==> try-cedar: inputs <==
==> flow/design.v (excerpt) <==
module Attention_top #(
    parameter INPUT_WIDTH = 8,
    parameter NUM_CODE_WIDTH = 5,
    parameter MATRIX_SIZE = 3,
    parameter ADDR_WIDTH = $clog2(MATRIX_SIZE**2<<2),
    parameter OUTPUT_WIDTH = $clog2(MATRIX_SIZE*(2**INPUT_WIDTH))-1
)(
    input clk,
    input reset_n,
    input start,
    input softmax_req,DATA_write_EN,
    input  [INPUT_WIDTH*MATRIX_SIZE-1:0] Q_INPUT,
    input [INPUT_WIDTH*MATRIX_SIZE-1:0] MATRIX_INPUT,
    output reg [MATRIX_SIZE*OUTPUT_WIDTH-1:0] Output_RESULT,
    input output_req
);
wire [ADDR_WIDTH-1:0] Q_S_addr, write_addr;
wire [MATRIX_SIZE*OUTPUT_WIDTH-1:0] QK_RESULT;
wire write_enable;
wire job_start;
wire [INPUT_WIDTH*MATRIX_SIZE*MATRIX_SIZE-1:0] MATRIX_OUTPUT;
wire [OUTPUT_WIDTH*MATRIX_SIZE-1:0] output_buffer_READ_VALUE;
wire [INPUT_WIDTH*MATRIX_SIZE-1:0] Q_S_date;
wire K_V_read_EN;
wire Q_S_read_EN;
reg output_buffer_READ_EN;
reg [ADDR_WIDTH-1:0] output_buffer_READ_ADDR;
reg [ADDR_WIDTH-1:0] output_READ_ADDR;
    Array_control #(
        .INPUT_WIDTH(INPUT_WIDTH),
        .NUM_CODE_WIDTH(NUM_CODE_WIDTH),
        .MATRIX_SIZE(MATRIX_SIZE),
        .ADDR_WIDTH(ADDR_WIDTH),
        .OUTPUT_WIDTH(OUTPUT_WIDTH)
    ) array_control_inst (
        .start(start),
        .clk(clk),
        .reset_n(reset_n),
        .buffer_input_q(Q_S_date),
        .buffer_input_k(MATRIX_OUTPUT),
        .job_start(job_start),
        .buffer_read_K_EN(K_V_read_EN),
        .buffer_read_Q_EN(Q_S_read_EN),
        .write_enable(write_enable),
        .write_addr(write_addr),
        .buffer_Q_addr(Q_S_addr),
        .QK_RESULT(QK_RESULT)
    );
    matrix_buffer #(
        .INPUT_WIDTH(INPUT_WIDTH),
        .MATRIX_SIZE(MATRIX_SIZE),
        .ADDR_WIDTH(ADDR_WIDTH)
    ) matrix_buffer_inst (
        .clk(clk),
        .reset_n(reset_n),
        .K_V_read_EN(K_V_read_EN),
        .K_V_write_EN(DATA_write_EN),
        .K_V_clear(job_start),
        .MATRIX_INPUT(MATRIX_INPUT),
        .MATRIX_OUTPUT(MATRIX_OUTPUT)
    );
    row_buffer #(
        .INPUT_WIDTH(INPUT_WIDTH),
        .MATRIX_SIZE(MATRIX_SIZE),
        .ADDR_WIDTH(ADDR_WIDTH)
  ...
make LEC_CHECK=0 CAP_MARGIN=20 CELL_PAD_IN_SITES_DETAIL_PLACEMENT=0 CORE_ASPECT_RATIO=1.51 CORE_MARGIN=2 CORE_UTILIZATION=54 CTS_CLUSTER_SIZE=61 GPL_ROUTABILITY_DRIVEN=0 GPL_TIMING_DRIVEN=0 HOLD_SLACK_MARGIN=0.26 MAX_ROUTING_LAYER=met4 SETUP_SLACK_MARGIN=0.2 SLEW_MARGIN=20 finish   # period 3.47 ns
run.sh (not shown) runs the stock make flow with config.mk's settings and CLKGATE_MAP_FILE=.
==> try-harbor (differences from try-cedar) <==
CELL_PAD_IN_SITES_DETAIL_PLACEMENT = default   (was 0)
CORE_ASPECT_RATIO = default   (was 1.51)
CORE_UTILIZATION = 72   (was 54)
CTS_CLUSTER_SIZE = 38   (was 61)
GPL_ROUTABILITY_DRIVEN = default   (was 0)
GPL_TIMING_DRIVEN = default   (was 0)
HOLD_SLACK_MARGIN = default   (was 0.26)
MAX_ROUTING_LAYER = default   (was met4)
PLACE_DENSITY = 0.64   (was default)
SETUP_SLACK_MARGIN = 0.87   (was 0.2)
==> flow/constraint.sdc (replaced) <==
create_clock -name core_clock -period 3.43 [get_ports {clk}]
set_input_delay 0.6860 -clock core_clock [delete_from_list [all_inputs] [get_ports {clk}]]
set_output_delay 0.6860 -clock core_clock [all_outputs]
set_load 0.01 [all_outputs]
==> try-violet (differences from try-cedar) <==
ABC_AREA = 1   (was default)
CELL_PAD_IN_SITES_DETAIL_PLACEMENT = default   (was 0)
CORE_ASPECT_RATIO = 1.39   (was 1.51)
CORE_UTILIZATION = 72   (was 54)
CTS_CLUSTER_DIAMETER = 397   (was default)
CTS_CLUSTER_SIZE = 98   (was 61)
GPL_ROUTABILITY_DRIVEN = default   (was 0)
GPL_TIMING_DRIVEN = default   (was 0)
HOLD_SLACK_MARGIN = default   (was 0.26)
MAX_ROUTING_LAYER = default   (was met4)
PLACE_DENSITY = 0.4   (was default)
SETUP_SLACK_MARGIN = 0.29   (was 0.2)
==> flow/constraint.sdc (replaced) <==
create_clock -name core_clock -period 2.53 [get_ports {clk}]
set_input_delay 0.5060 -clock core_clock [delete_from_list [all_inputs] [get_ports {clk}]]
set_output_delay 0.5060 -clock core_clock [all_outputs]
set_load 0.01 [all_outputs]
==> try-xenon (differences from try-cedar) <==
CAP_MARGIN = 15   (was 20)
PLACE_DENSITY_LB_ADDON = 0.16   (was default)
==> results.json <==
{
  "setup_viol": 1,
  "status": "complete, but fails checks",
  "syn-num-nets": 5567,
  "timing.final.ws_setup_ns": -0.0894,
  "so_faults": "negative setup slack",
  "r2r-start": "output_buffer_READ_ADDR[1]"
}
the above is filed under try-xenon

==> results.json <==
{
  "status": "complete, but fails checks",
  "slew_viol_final": 10,
  "clkSinkCount": 1234,
  "dr.max_layer_used": "met5",
  "cp_common_cell": "buf_4",
  "timing.final.ws_setup_ns": -0.298,
  "syn-num-nets": 5567,
  "cap_violations": 1,
  "setup_viol": 13,
  "so_faults": "max-capacitance violations, max-slew violations, negative setup slack",
  "fin_cells": 7000
}
the above is filed under try-harbor

==> results.json <==
{
  "syn-num-nets": 5567,
  "status": "no timing/DRC/antenna violations",
  "fin_cells": 7085,
  "setup_viol": 0,
  "synth_flop_count": 1234,
  "pwr-share-clk_pct": 19.8,
  "timing.final.ws_setup_ns": 0.0600,
  "r2r-start": "output_buffer_READ_ADDR[1]",
  "cap_violations": 0,
  "antenna_left": 0,
  "met1_usage_pct": 33.3,
  "grt_max_degree": 128,
  "nFlopsAndLatches": 1234
}
the above is filed under try-cedar

==> results.json <==
{
  "lastStage": "global routing",
  "io_buffers": 79,
  "grt_util_met3_pct": 59.9,
  "tool.error": "[ERROR GRT-0232] Routing congestion too high. Check the congestion heatmap in the GUI.",
  "core-area_sq_mm": 0.0798,
  "num_io_pins": 81,
  "met1_usage_pct": 75.5,
  "status": "did not finish",
  "synthDistinctLibCells": 62,
  "h-tree-depth": 1,
  "synthCells": 6478
}
the above is filed under try-violet

Power is estimated from default activity; no workload was simulated.
